// adpll_ctr
module adpll_ctr
   (
    input                     rst,
    input                     clk,
    input                     valid,
    input [5-1:0] address,
    input [26-1:0] wdata,
    input                     wstrb,
    output [1:0]              rdata,
    output reg                ready,
    input                     data_mod,  
    output                    dco_pd,
    output reg [1:0]          dco_osc_gain,
    output [4:0]              dco_c_l_rall,
    output [4:0]              dco_c_l_row,
    output [4:0]              dco_c_l_col,
    output [15:0]             dco_c_m_rall,
    output [15:0]             dco_c_m_row,
    output [15:0]             dco_c_m_col,
    output [15:0]             dco_c_s_rall,
    output [15:0]             dco_c_s_row,
    output [15:0]             dco_c_s_col,
    output                    tdc_pd,
    output                    tdc_pd_inj,
    output reg [2:0]          tdc_ctr_freq,
    input [6:0]               tdc_ripple_count,
    input [15:0]              tdc_phase
    );
Size in the first run: about 480 flip-flops, roughly 180 I/O pins, ~0.046 mm^2 of cells after synthesis.
make LEC_CHECK=0 CAP_MARGIN=25 CORE_MARGIN=2 CORE_UTILIZATION=45 MAX_ROUTING_LAYER=met4 MIN_ROUTING_LAYER=met1 PLACE_DENSITY_LB_ADDON=0.24 SLEW_MARGIN=20 TNS_END_PERCENT=15 finish   # period 40.4 ns
run.sh (not shown) runs the stock make flow with config.mk's settings and CLKGATE_MAP_FILE=.
Change:
==> flow/config.mk (replaced) <==
export PLATFORM = sky130hd
export DESIGN_NAME = adpll_ctr
export DESIGN_NICKNAME = adpll_ctr
export VERILOG_FILES = /design/flow/design.v
export SDC_FILE = /design/flow/constraint.sdc
export NUM_CORES = 4
export LEC_CHECK = 0
export CAP_MARGIN = 5
export CORE_MARGIN = 2
export CORE_UTILIZATION = 71
export MAX_ROUTING_LAYER = met4
export PLACE_DENSITY = 0.6
export SLEW_MARGIN = 20
==> flow/constraint.sdc (replaced) <==
create_clock -name core_clock -period 19.7 [get_ports {clk}]
set_input_delay 3.9400 -clock core_clock [delete_from_list [all_inputs] [get_ports {clk}]]
set_output_delay 3.9400 -clock core_clock [all_outputs]
set_load 0.01 [all_outputs]
Outcome:
- With this change the flow stopped in clock tree synthesis (DPL-0038)
- die size went down by 36%
- synthesized cell count stays the same
- synthesized area does not change
Change:
--- a/flow/config.mk
+++ b/flow/config.mk
@@ -6,8 +6,7 @@
 export NUM_CORES = 4
 export LEC_CHECK = 0
-export CAP_MARGIN = 5
+export CAP_MARGIN = 20
 export CORE_MARGIN = 2
-export CORE_UTILIZATION = 71
-export MAX_ROUTING_LAYER = met4
+export CORE_UTILIZATION = 40
 export PLACE_DENSITY = 0.6
 export SLEW_MARGIN = 20
==> flow/constraint.sdc (replaced) <==
create_clock -name core_clock -period 40.0 [get_ports {clk}]
set_input_delay 8.0000 -clock core_clock [delete_from_list [all_inputs] [get_ports {clk}]]
set_output_delay 8.0000 -clock core_clock [all_outputs]
set_load 0.01 [all_outputs]
Effect: With this change the flow produced a clean layout. Synthesized area does not change. Die area grows by well over a third. Synthesized cell count does not change.
Change:
--- a/flow/config.mk
+++ b/flow/config.mk
@@ -8,5 +8,5 @@
 export CAP_MARGIN = 20
 export CORE_MARGIN = 2
-export CORE_UTILIZATION = 40
-export PLACE_DENSITY = 0.6
+export CORE_UTILIZATION = 65
 export SLEW_MARGIN = 20
+export TNS_END_PERCENT = 5
==> flow/constraint.sdc (replaced) <==
create_clock -name core_clock -period 27.4 [get_ports {clk}]
set_input_delay 5.4800 -clock core_clock [delete_from_list [all_inputs] [get_ports {clk}]]
set_output_delay 5.4800 -clock core_clock [all_outputs]
set_load 0.01 [all_outputs]
The new run ended with an error in global routing, error GRT-0232.
Synthesized area does not change.
Die size shrinks by 38%.
Synthesized cell count is unchanged.
Change:
--- a/flow/config.mk
+++ b/flow/config.mk
@@ -8,5 +8,4 @@
 export CAP_MARGIN = 20
 export CORE_MARGIN = 2
-export CORE_UTILIZATION = 65
+export CORE_UTILIZATION = 58
 export SLEW_MARGIN = 20
-export TNS_END_PERCENT = 5
==> flow/constraint.sdc (replaced) <==
create_clock -name core_clock -period 32.3 [get_ports {clk}]
set_input_delay 6.4600 -clock core_clock [delete_from_list [all_inputs] [get_ports {clk}]]
set_output_delay 6.4600 -clock core_clock [all_outputs]
set_load 0.01 [all_outputs]
This time the run produced a layout that fails on setup timing.
Synthesized area is unchanged.
Die area went up by roughly a tenth.
Synthesized cell count is unchanged.

* * *

Setup of violet:
Starting RTL as in the previous note.
Settings: LEC_CHECK=0, CAP_MARGIN=20, CORE_MARGIN=2, CORE_UTILIZATION=71, CTS_CLUSTER_DIAMETER=269, HOLD_SLACK_MARGIN=-0.08, MAX_ROUTING_LAYER=met4, PLACE_DENSITY=0.6, SETUP_SLACK_MARGIN=3.77, SLEW_MARGIN=20; clock period 36.6 ns.
As the logs show, violet stopped at 5_1_grt after a tool error, so it never reached the end of the flow.
Inputs modified between violet and xenon:
- a deleted MAX_ROUTING_LAYER that had been met4
- a deleted HOLD_SLACK_MARGIN that had been -0.08
- a deleted CTS_CLUSTER_DIAMETER that had been 269
- a deleted SETUP_SLACK_MARGIN that had been 3.77
- a change of CORE_UTILIZATION from 71 to 35
- a change of the clock period (ns, I/O delays scaled along) from 36.6 to 39.3
## What came out
Taking violet as the reference, in xenon die area went up by about 100%; total core area shows an increase of about 100%; final HPWL from detailed placement rose about 0.8%. xenon ended with every stage complete and zero timing, DRC or antenna violations.
Edits applied to the flow inputs when going from xenon to cedar:
- a change of CORE_UTILIZATION from 35 to 70
- an added MAX_ROUTING_LAYER of met4
- an added SETUP_SLACK_MARGIN of -0.25
- a change of the clock period (ns, I/O delays scaled along) from 39.3 to 31.2
Notes after the runs:
cedar against xenon: placeable core area went down 65,000 sq um; total half-perimeter wirelength after legalization and detailed placement went up 5.2%.
Delta (cedar minus xenon): CTS buffer count shows a reduction of 6, number of instances resized during post-cts repair +345, post-synth area from yosys stat has remained practically unchanged, post-synthesis share of cell area spent on xor and xnor gates neither gained nor lost much.
No final results exist for cedar, since it was stopped by error GRT-0116 during 5_1_grt.
Where die size is concerned, xenon is outperformed by cedar.
Overall die width, cedar and xenon: lower on cedar
### cedar -> onyx
- TNS_END_PERCENT now 5, previously not set
- SETUP_SLACK_MARGIN no longer set, was -0.25
- MAX_ROUTING_LAYER no longer set, was met4
- CORE_UTILIZATION now 58, was 70
- the clock period (ns, I/O delays scaled along) now 31.1, was 31.2
[summary]
- Every stage of onyx finished as expected; the final checks, on the other hand, flagged setup timing, which means the layout fails.
- As the logs show, cedar stopped at 5_1_grt after a tool error, so it never reached the end of the flow.
- Diff cedar -> onyx | number of resized instances in the post-cts repair step | down by more than half
- In the tables for cedar and onyx, instance area after placement reads higher with onyx.
- Per the comparison of onyx with cedar, routability-driven placement congestion ratio moved down; half-perimeter wire length after placement saw a decrease; die size increased by 20% relative to the old numbers; number of buffers added by the clock tree synthesis step up about 6%; initial core utilization -13 points.

* * *

## run 1
Starting RTL as in the previous note.
make LEC_CHECK=0 CAP_MARGIN=20 CORE_MARGIN=2 CORE_UTILIZATION=72 CTS_CLUSTER_DIAMETER=350 CTS_CLUSTER_SIZE=15 PLACE_DENSITY_LB_ADDON=0.14 SETUP_SLACK_MARGIN=3.51 SLEW_MARGIN=20 finish   # period 12.1 ns
Run 1 never completed; the flow aborted with a tool error in clock tree synthesis.
#### Input delta (run 2 over run 1)
Settings: setting PLACE_DENSITY to 0.6 for the first time; removing PLACE_DENSITY_LB_ADDON (formerly 0.14); removing CTS_CLUSTER_DIAMETER (formerly 350); removing CTS_CLUSTER_SIZE (formerly 15); removing SETUP_SLACK_MARGIN (formerly 3.51); changing CORE_UTILIZATION from 72 to 40; changing the clock period (ns, I/O delays scaled along) from 12.1 to 39.3.
==> results <==
- Run 2 | stages: all done | timing, DRC, antenna: all pass
- Of run 2 and run 1, run 1 shows the higher routability congestion estimate, with run 2 below it.
- Floorplan-stage core utilization in run 2 vs run 1: down 33 points
- Of run 2 and run 1, it is run 2 that has the higher number of placement rows.
- Comparing run 2 against run 1, there is no change at all in synthesized cell count.
- Taking run 1 as the reference, in run 2 floorplan die area rose about 80%; adder and majority cell fraction of the synthesized area barely changed; die height rose by about 34%; count of unique library cells instantiated by Yosys has remained practically unchanged; placement-stage worst setup slack grew by 13.98 ns.
- Standard cell core area: run 2 higher than run 1
The following lists how run 3 was set up differently from run 2:
Settings: SETUP_SLACK_MARGIN now 3.12, previously not set; PLACE_DENSITY no longer set, was 0.6; CORE_UTILIZATION now 70, was 40; the clock period (ns, I/O delays scaled along) now 12.9, was 39.3.
==> results <==
Run 3 did not run to completion, as it errored out during clock tree synthesis.
Looking only at total half-perimeter wirelength after legalization and detailed placement, and setting everything else aside, the lower value of run 3 and run 2 goes to run 2.
Diff run 3..run 2 | post-synthesis average cell area | unchanged
Diff run 2 -> run 3 | placeable core region | down by more than a quarter
Run 2 → run 3: area fraction in and, or, nand and nor cells held; die size went down about 40%; cell area after synthesis held.
Relative to run 3, the following input files were edited for run 4:
Settings: PLACE_DENSITY: unset -> 0.38; CTS_CLUSTER_DIAMETER: unset -> 41; CORE_UTILIZATION: 70 -> 72; CTS_CLUSTER_SIZE: unset -> 15; the clock period (ns, I/O delays scaled along): 12.9 -> 12.1.
Notes after the runs:
For run 4, the flow was terminated by a tool error in detailed placement and produced no final design. Comparing run 4 against run 3, there is no change at all in area of the mapped netlist. Re synthesized area per cell: no difference whatsoever between run 3 and run 4. Run 4 vs run 3 — die size dropped by a few percent.
Relative to run 4, the following input files were edited for run 5:
Settings: a deleted SETUP_SLACK_MARGIN that had been 3.12; a deleted CTS_CLUSTER_DIAMETER that had been 41; a change of CORE_UTILIZATION from 72 to 10; a deleted CTS_CLUSTER_SIZE that had been 15; a change of PLACE_DENSITY from 0.38 to 0.6; a change of the clock period (ns, I/O delays scaled along) from 12.1 to 58.8.
Findings:
- Horizontal die size delta for run 5 relative to run 4: about 170% higher
- Run 5 finished all stages; the layout is clean.
- Run 4 → run 5: final weighted congestion of routability-driven global placement went down 17%; die area went up; die boundary height climbed about 170%; post-synthesis instance total barely changed.
- Of run 4 and run 5, run 5 shows the lower initial cell density of the core, with run 4 above it.
- Area share of and-or/or-and cells after synthesis: run 5 vs run 4 identical
- Compared with run 4, in run 5 number of core rows climbed 170%, core footprint now larger, proportion of synthesized chip area in sequential cells held steady.
What run 6 does differently from run 5 at the input level:
Settings: CTS_CLUSTER_DIAMETER now 323, previously not set; TNS_END_PERCENT now 5, previously not set; ABC_AREA now 1, previously not set; CORE_UTILIZATION now 58, was 10; the clock period (ns, I/O delays scaled along) now 25.4, was 58.8.
Findings:
In run 6 the implementation ran to completion but is not tape-out ready, as the final checks report setup timing. For run 6, the biggest combinational cell group after synthesis was simple AND/OR/NAND/NOR gates, unlike run 5, where it was AND-OR/OR-AND gates. Run 5 → run 6: count of clock-buffer cells in the layout now sits higher. Of run 5 and run 6, the lower cell count after placement belongs to run 6. From run 5 to run 6 the numbers moved as follows: global-route total usage across every layer went up, synthesized cell count went up.

* * *

zinc:
adpll_ctr again, from the RTL that the note above started with.
==> flow/config.mk <==
export PLATFORM = sky130hd
export DESIGN_NAME = adpll_ctr
export DESIGN_NICKNAME = adpll_ctr
export VERILOG_FILES = /design/flow/design.v
export SDC_FILE = /design/flow/constraint.sdc
export NUM_CORES = 4
export LEC_CHECK = 0
export CAP_MARGIN = 20
export CORE_MARGIN = 2
export CORE_UTILIZATION = 71
export CTS_CLUSTER_DIAMETER = 255
export MAX_ROUTING_LAYER = met4
export PLACE_DENSITY = 0.6
export SETUP_SLACK_MARGIN = 5.0
export SLEW_MARGIN = 20
==> flow/constraint.sdc <==
create_clock -name core_clock -period 40.0 [get_ports {clk}]
set_input_delay 8.0000 -clock core_clock [delete_from_list [all_inputs] [get_ports {clk}]]
set_output_delay 8.0000 -clock core_clock [all_outputs]
set_load 0.01 [all_outputs]
zinc: it failed during 5_1_grt, and the tool reported GRT-0229.
--- input diff zinc..amber ---
Settings: PLACE_DENSITY now 0.43, was 0.6; MAX_ROUTING_LAYER no longer set, was met4; CORE_UTILIZATION now 40, was 71; CELL_PAD_IN_SITES_DETAIL_PLACEMENT now 1, previously not set; CTS_CLUSTER_DIAMETER no longer set, was 255; SETUP_SLACK_MARGIN no longer set, was 5.0.
Findings:
amber finished all stages; the layout is clean.
Minimum setup slack after placement (lower): zinc
Delta (amber minus zinc): area of placed instances saw an increase, horizontal die dimension saw an increase.
Proportion of register bits with asynchronous set or reset after synthesis: zinc vs amber identical
As far as total number of clock tree sinks goes, amber and zinc are indistinguishable; the numbers are identical.
NOTE core box area zinc->amber increased by more than half
Post-cts repair resize count was higher in the run labelled zinc.
Share of the synthesized netlist area taken by xor and xnor gates: zinc vs amber identical
Comparing amber against zinc, there is no change at all in number of enable flip-flop cells.
As of amber, placer congestion estimate had fallen by more than 10% compared to zinc.
amber ended with more number of cells in the design after placement than zinc.
## Diff of input files: juniper against amber
Settings: SETUP_SLACK_MARGIN newly set to 5.0; MAX_ROUTING_LAYER newly set to met4; CELL_PAD_IN_SITES_DETAIL_PLACEMENT removed (was 1); CORE_UTILIZATION changed from 40 to 68; PLACE_DENSITY changed from 0.43 to 0.6.
==> comparison <==
amber reports its highest metal layer with signal wires as met5 while juniper reports met4. Count of buffering cells on the critical path with inverters included on juniper is up relative to amber. Relative to amber, the initial DRC count of juniper is higher by about 200%. NOTE non-clock buffer count amber->juniper increased by more than half. From amber to juniper the numbers moved as follows: relative area change from synthesis to final layout increased 7.0 points, global-route wire length before repair decreased 14 mm. Diff amber -> juniper: synthesis area per yosys closely matched the old numbers.

* * *

== job 9261 ==
adpll_ctr again, from the RTL that the note above started with.
Settings: LEC_CHECK=0, CAP_MARGIN=20, CELL_PAD_IN_SITES_DETAIL_PLACEMENT=1, CORE_ASPECT_RATIO=0.72, CORE_MARGIN=8, CORE_UTILIZATION=40, CTS_CLUSTER_SIZE=88, HOLD_SLACK_MARGIN=0.28, MIN_ROUTING_LAYER=met1, PLACE_DENSITY=0.43, SETUP_SLACK_MARGIN=5.0, SLEW_MARGIN=20; clock period 40.0 ns.
Job 9261 was carried through to the last stage, and its layout satisfied the timing, design-rule and antenna checks.
> inputs changed (job 9261 -> job 962)
- removing SETUP_SLACK_MARGIN (formerly 5.0)
- removing CORE_ASPECT_RATIO (formerly 0.72)
- removing PLACE_DENSITY (formerly 0.43)
- removing CELL_PAD_IN_SITES_DETAIL_PLACEMENT (formerly 1)
- removing HOLD_SLACK_MARGIN (formerly 0.28)
- removing MIN_ROUTING_LAYER (formerly met1)
- removing CTS_CLUSTER_SIZE (formerly 88)
- changing CORE_MARGIN from 8 to 2
- changing CORE_UTILIZATION from 40 to 58
- changing the clock period (ns, I/O delays scaled along) from 40.0 to 21.8
Job 962: it failed during 5_1_grt, and the tool reported ODB-0269.
Job 962 against job 9261: post-cts repair resize count down 101; count of input and output buffers stayed essentially flat; standard cell core area fell by 31%; number of distinct library cells after synthesis about even; number of standard-cell rows in the floorplan fell 1.9%.
Relative to job 9261, number of buffers inserted by post-CTS setup repair has decreased by about 25% in job 962.
Going from job 9261 to job 962, die span in x shrinks by 130 um.
The placed instance count in job 962 is 1.12 times that in job 9261.
The die used by job 962 is smaller than the one used by job 9261.
Here is what was changed in the inputs of job 6953 compared with job 962.
- a change of CORE_UTILIZATION from 58 to 71
- an added PLACE_DENSITY of 0.6
- an added MAX_ROUTING_LAYER of met4
- a change of CAP_MARGIN from 20 to 5
- an added CTS_CLUSTER_DIAMETER of 297
What ended job 6953 was a tool error in 4_1_cts; the run never finished.
As far as netlist area before placement goes, job 6953 and job 962 are indistinguishable; the numbers are identical.
Floorplan die height sits lower in job 6953 than in job 962.
Worst-case setup slack after placement in job 6953 is 0.41 ns below job 962.
Taking job 962 as the reference, in job 6953 placeable core region lost 18%, cell area after placement lost about 1.2%.
### job 6953 -> job 6063
- CAP_MARGIN now 20, was 5
- MAX_ROUTING_LAYER no longer set, was met4
- CTS_CLUSTER_DIAMETER now 323, was 297
- CORE_ASPECT_RATIO now 0.9, previously not set
- ABC_AREA now 1, previously not set
- CORE_UTILIZATION now 58, was 71
- TNS_END_PERCENT now 5, previously not set
[summary]
Status(job 6953) = ERROR, stage = 4_1_cts
[job 6063] flow finished | final checks: failed | reasons: negative setup slack
Comparing job 6953 and job 6063, compound-gate portion of the synthesized area is lower on job 6063.
Job 6063 against job 6953; placeable core region is up by more than 10%.
Compared with job 6953, job 6063 shows a synthesized instance count that is 654 higher.
In job 6063 relative to job 6953, number of nets at floorplan had gone up by more than 10%.
Taking job 6953 over job 6063, the post-placement cell count ratio works out to 0.935.
Job 6953 has lower post-synthesis cell count from yosys than job 6063.
Going from job 6953 to job 6063, synthesized area went down by about 7%; area of the synthesized netlist per yosys stat dropped 0.0032 sq mm.
